== red ==
## riscv_core
module riscv_core(
    input           sys_clk         ,
    input           sys_rst_n       ,
    output  reg     led_test        ,
    output          iram_cs         ,
    output  [11:0]  iram_addr       ,
    input   [31:0]  iram_rdata      ,
    output          dram_cs         ,
    output  [3:0]   dram_we         ,
    output  [11:0]  dram_addr       ,
    output  [31:0]  dram_wdata      ,
    input   [31:0]  dram_rdata      
);
==> flow/config.mk <==
export PLATFORM = sky130hd
export DESIGN_NAME = riscv_core
export DESIGN_NICKNAME = riscv_core
export VERILOG_FILES = /design/flow/design.v
export SDC_FILE = /design/flow/constraint.sdc
export NUM_CORES = 4
export LEC_CHECK = 0
export CAP_MARGIN = 20
export CELL_PAD_IN_SITES_DETAIL_PLACEMENT = 1
export CELL_PAD_IN_SITES_GLOBAL_PLACEMENT = 1
export CORE_MARGIN = 2
export CORE_UTILIZATION = 30
export GPL_ROUTABILITY_DRIVEN = 1
export PLACE_DENSITY = 0.45
export SLEW_MARGIN = 20
==> flow/constraint.sdc <==
create_clock -name core_clock -period 7.76 [get_ports {sys_clk}]
set_input_delay 1.5520 -clock core_clock [delete_from_list [all_inputs] [get_ports {sys_clk}]]
set_output_delay 1.5520 -clock core_clock [all_outputs]
set_load 0.01 [all_outputs]
run.sh (not shown) runs the stock make flow with config.mk's settings and CLKGATE_MAP_FILE=.
red completed every stage of the flow, and the final layout passed the timing, design-rule and antenna checks.
Input-level comparison between blue and red:
# red
export LEC_CHECK = 0
export CAP_MARGIN = 20
export CELL_PAD_IN_SITES_DETAIL_PLACEMENT = 1
export CELL_PAD_IN_SITES_GLOBAL_PLACEMENT = 1
export CORE_MARGIN = 2
export CORE_UTILIZATION = 30
export GPL_ROUTABILITY_DRIVEN = 1
export PLACE_DENSITY = 0.45
export SLEW_MARGIN = 20
create_clock -name core_clock -period 7.76 [get_ports {sys_clk}]
# blue
export LEC_CHECK = 0
export CAP_MARGIN = 20
export CELL_PAD_IN_SITES_DETAIL_PLACEMENT = 1
export CELL_PAD_IN_SITES_GLOBAL_PLACEMENT = 1
export CORE_MARGIN = 2
export CORE_UTILIZATION = 30
export GPL_ROUTABILITY_DRIVEN = 1
export PLACE_DENSITY = 0.45
export SLEW_MARGIN = 20
create_clock -name core_clock -period 11.8 [get_ports {sys_clk}]
blue | status: complete | timing, DRC, antenna: pass
Side by side, sequential power turned out lower in blue than in red.
blue vs. red: non-clock buffer count has decreased; detailed-route vias per instance increased by 0.93% relative to the old numbers; final-stage net count went down by 158.
Compare blue and red | reported leakage power higher: red
There was hardly any difference in chip footprint between red and blue.
On combinational gate area, blue and red are neck and neck.
Proportion of cell area occupied by multi-input gates ended up 1.1 points higher on blue than on red.
Aggregate global-route resource usage in blue is 0.29 points below red.
## Diff of input files: green against blue
# blue
export LEC_CHECK = 0
export CAP_MARGIN = 20
export CELL_PAD_IN_SITES_DETAIL_PLACEMENT = 1
export CELL_PAD_IN_SITES_GLOBAL_PLACEMENT = 1
export CORE_MARGIN = 2
export CORE_UTILIZATION = 30
export GPL_ROUTABILITY_DRIVEN = 1
export PLACE_DENSITY = 0.45
export SLEW_MARGIN = 20
create_clock -name core_clock -period 11.8 [get_ports {sys_clk}]
# green
export LEC_CHECK = 0
export CAP_MARGIN = 10
export CELL_PAD_IN_SITES_DETAIL_PLACEMENT = 1
export CELL_PAD_IN_SITES_GLOBAL_PLACEMENT = 1
export CORE_MARGIN = 2
export CORE_UTILIZATION = 40
export GPL_ROUTABILITY_DRIVEN = 1
export MIN_ROUTING_LAYER = met1
export SETUP_SLACK_MARGIN = 1.94
export SLEW_MARGIN = 20
export TNS_END_PERCENT = 15
create_clock -name core_clock -period 9.87 [get_ports {sys_clk}]
Findings:
- Relative to blue, the final cell area reported for green is lower.
- Summary of green over blue: sequential share of layout area grew by 0.50 points; global-route met2 utilization saw an increase; pin count of the biggest net entering global routing moved down; worst setup timing slack at the placement stage now smaller.
Setup changes, green to orange
# green
export LEC_CHECK = 0
export CAP_MARGIN = 10
export CELL_PAD_IN_SITES_DETAIL_PLACEMENT = 1
export CELL_PAD_IN_SITES_GLOBAL_PLACEMENT = 1
export CORE_MARGIN = 2
export CORE_UTILIZATION = 40
export GPL_ROUTABILITY_DRIVEN = 1
export MIN_ROUTING_LAYER = met1
export SETUP_SLACK_MARGIN = 1.94
export SLEW_MARGIN = 20
export TNS_END_PERCENT = 15
create_clock -name core_clock -period 9.87 [get_ports {sys_clk}]
# orange
export LEC_CHECK = 0
export CAP_MARGIN = 20
export CELL_PAD_IN_SITES_DETAIL_PLACEMENT = 0
export CELL_PAD_IN_SITES_GLOBAL_PLACEMENT = 1
export CORE_MARGIN = 2
export CORE_UTILIZATION = 47
export GPL_ROUTABILITY_DRIVEN = 1
export PLACE_DENSITY = 0.45
export SLEW_MARGIN = 20
create_clock -name core_clock -period 5.85 [get_ports {sys_clk}]
## What came out
First-pass GRT wire length: orange lower than green
Number of iterations in the first detailed-routing pass: orange and green compared, higher one is orange
Looking at share of final layout cell area taken by clock buffers and inverters, orange sits below green.
Row post-placement setup slack: orange lower / green higher
Diff green -> orange | non-clock buffer count | up by more than 100%
Sort orange and green by fraction of area in registers, ascending, and orange comes first.
orange contains more vias than green.
In the flow results for orange and green, the detailed-routed wire length on met2 is smaller on orange.
Total power: orange vs green up 73%

========
run A:
Starting RTL as in the previous note.
Settings: LEC_CHECK=0, ABC_AREA=0, CAP_MARGIN=40, CELL_PAD_IN_SITES_DETAIL_PLACEMENT=1, CELL_PAD_IN_SITES_GLOBAL_PLACEMENT=1, CORE_MARGIN=2, CORE_UTILIZATION=65, GPL_ROUTABILITY_DRIVEN=1, GPL_TIMING_DRIVEN=0, MIN_ROUTING_LAYER=met2, SETUP_SLACK_MARGIN=1.94, SLEW_MARGIN=20, TNS_END_PERCENT=10; clock period 11.0 ns.
Run A never completed, since it errored out during clock tree synthesis.
> inputs changed (run A -> run B)
Settings: an added HOLD_SLACK_MARGIN of 0.21; a change of MIN_ROUTING_LAYER from met2 to met1; a change of the clock period (ns, I/O delays scaled along) from 11.0 to 9.87.
--- outcome ---
- Run B failed in clock tree synthesis with DPL-0033.
- Compared with run A, in run B number of ports placed on the die boundary roughly the same, setup slack after placement went down, number of cells in Yosys stat barely changed.
- Chip area estimate from yosys synthesis: run B vs run A identical
- For final weighted congestion in routability-driven placement, dividing the value from run B by the value from run A gives 0.77.
- Run A -> run B: area fraction in full adders, half adders and majority gates delta 0, exact match
- Run A -> run B: height of the die flat
- Between run A and run B, the compound-gate portion of the synthesized area does not differ in any meaningful way.
- There was hardly any difference in register area share after synthesis between run A and run B.
Inputs modified between run B and run C:
Settings: changing CORE_UTILIZATION from 65 to 51; removing GPL_TIMING_DRIVEN (formerly 0); changing TNS_END_PERCENT from 10 to 15; removing HOLD_SLACK_MARGIN (formerly 0.21); changing CAP_MARGIN from 40 to 10; removing ABC_AREA (formerly 0); changing CELL_PAD_IN_SITES_DETAIL_PLACEMENT from 1 to 0; changing the clock period (ns, I/O delays scaled along) from 9.87 to 6.74.
[summary]
- For run B, the flow was terminated by a tool error in clock tree synthesis and produced no final design.
- Every stage of the flow completed for run C, and the final layout passed the timing, design-rule and antenna checks.
- Run B has a lower core area than run C.
- From run C to run B, number of top-level pins did not move at all.
- Run C ends up with a number of input and output port buffers inserted that is 2 higher than in run B.
- ~same flop and latch count out of synthesis in run C and run B
diff inputs: run C => run D
Settings: ABC_AREA newly set to 1; SETUP_SLACK_MARGIN changed from 1.94 to 0.64; PLACE_DENSITY_LB_ADDON newly set to 0.2; CORE_UTILIZATION changed from 51 to 72; CELL_PAD_IN_SITES_GLOBAL_PLACEMENT changed from 1 to 0; TNS_END_PERCENT changed from 15 to 100; the clock period (ns, I/O delays scaled along) changed from 6.74 to 5.74.
Findings:
Among run C and run D, a clean, completed layout was produced by run C alone.
Run status, run D: aborted in global routing, error GRT-0232
Overall die width, run C and run D: lower on run D
Compound-gate portion of the synthesized area: run D vs run C down 8.9 points
Taking run C as the reference, in run D placeable core region dropped about 25%; number of distinct standard cells referenced by the synthesized netlist went down.

========
Starting RTL as in the previous note.
// riscv_core
module riscv_core(
    input           sys_clk         ,
    input           sys_rst_n       ,
    output  reg     led_test        ,
    output          iram_cs         ,
    output  [11:0]  iram_addr       ,
    input   [31:0]  iram_rdata      ,
    output          dram_cs         ,
    output  [3:0]   dram_we         ,
    output  [11:0]  dram_addr       ,
    output  [31:0]  dram_wdata      ,
    input   [31:0]  dram_rdata      
);
==> flow/config.mk <==
export PLATFORM = sky130hd
export DESIGN_NAME = riscv_core
export DESIGN_NICKNAME = riscv_core
export VERILOG_FILES = /design/flow/design.v
export SDC_FILE = /design/flow/constraint.sdc
export NUM_CORES = 4
export LEC_CHECK = 0
export ABC_AREA = 0
export CAP_MARGIN = 40
export CELL_PAD_IN_SITES_DETAIL_PLACEMENT = 2
export CELL_PAD_IN_SITES_GLOBAL_PLACEMENT = 1
export CORE_MARGIN = 2
export CORE_UTILIZATION = 65
export GPL_ROUTABILITY_DRIVEN = 1
export GPL_TIMING_DRIVEN = 0
export MIN_ROUTING_LAYER = met2
export SLEW_MARGIN = 20
export TNS_END_PERCENT = 10
==> flow/constraint.sdc <==
create_clock -name core_clock -period 4.48 [get_ports {sys_clk}]
set_input_delay 0.8960 -clock core_clock [delete_from_list [all_inputs] [get_ports {sys_clk}]]
set_output_delay 0.8960 -clock core_clock [all_outputs]
set_load 0.01 [all_outputs]
The starting point ended with an error in detailed placement (3_5_place_dp).
Then changed:
--- a/flow/config.mk
+++ b/flow/config.mk
@@ -8,6 +8,7 @@
 export ABC_AREA = 0
 export CAP_MARGIN = 40
-export CELL_PAD_IN_SITES_DETAIL_PLACEMENT = 2
+export CELL_PAD_IN_SITES_DETAIL_PLACEMENT = 1
 export CELL_PAD_IN_SITES_GLOBAL_PLACEMENT = 1
+export CORE_ASPECT_RATIO = 0.83
 export CORE_MARGIN = 2
 export CORE_UTILIZATION = 65
@@ -16,3 +17,3 @@
 export MIN_ROUTING_LAYER = met2
 export SLEW_MARGIN = 20
-export TNS_END_PERCENT = 10
+export TNS_END_PERCENT = 40
==> flow/constraint.sdc (replaced) <==
create_clock -name core_clock -period 6.78 [get_ports {sys_clk}]
set_input_delay 1.3560 -clock core_clock [delete_from_list [all_inputs] [get_ports {sys_clk}]]
set_output_delay 1.3560 -clock core_clock [all_outputs]
set_load 0.01 [all_outputs]
- The changed run ended with an error in clock tree synthesis (4_1_cts), error DPL-0033
- die size is about the same
- area after synthesis stays the same
- synthesized cell count does not change
Then changed:
==> flow/config.mk (replaced) <==
export PLATFORM = sky130hd
export DESIGN_NAME = riscv_core
export DESIGN_NICKNAME = riscv_core
export VERILOG_FILES = /design/flow/design.v
export SDC_FILE = /design/flow/constraint.sdc
export NUM_CORES = 4
export LEC_CHECK = 0
export ABC_AREA = 1
export CAP_MARGIN = 10
export CELL_PAD_IN_SITES_DETAIL_PLACEMENT = 1
export CELL_PAD_IN_SITES_GLOBAL_PLACEMENT = 1
export CORE_MARGIN = 2
export CORE_UTILIZATION = 65
export GPL_ROUTABILITY_DRIVEN = 1
export GPL_TIMING_DRIVEN = 0
export MIN_ROUTING_LAYER = met1
export SETUP_SLACK_MARGIN = 1.94
export SLEW_MARGIN = 20
export TNS_END_PERCENT = 10
==> flow/constraint.sdc (replaced) <==
create_clock -name core_clock -period 9.87 [get_ports {sys_clk}]
set_input_delay 1.9740 -clock core_clock [delete_from_list [all_inputs] [get_ports {sys_clk}]]
set_output_delay 1.9740 -clock core_clock [all_outputs]
set_load 0.01 [all_outputs]
Result: The new run aborted during global placement without I/O (3_1_place_gp_skip_io); die area is higher by 5.2%; area after synthesis is higher by 5.3%; synthesized cell count is higher by about 28%.
Power is estimated from default activity; no workload was simulated.
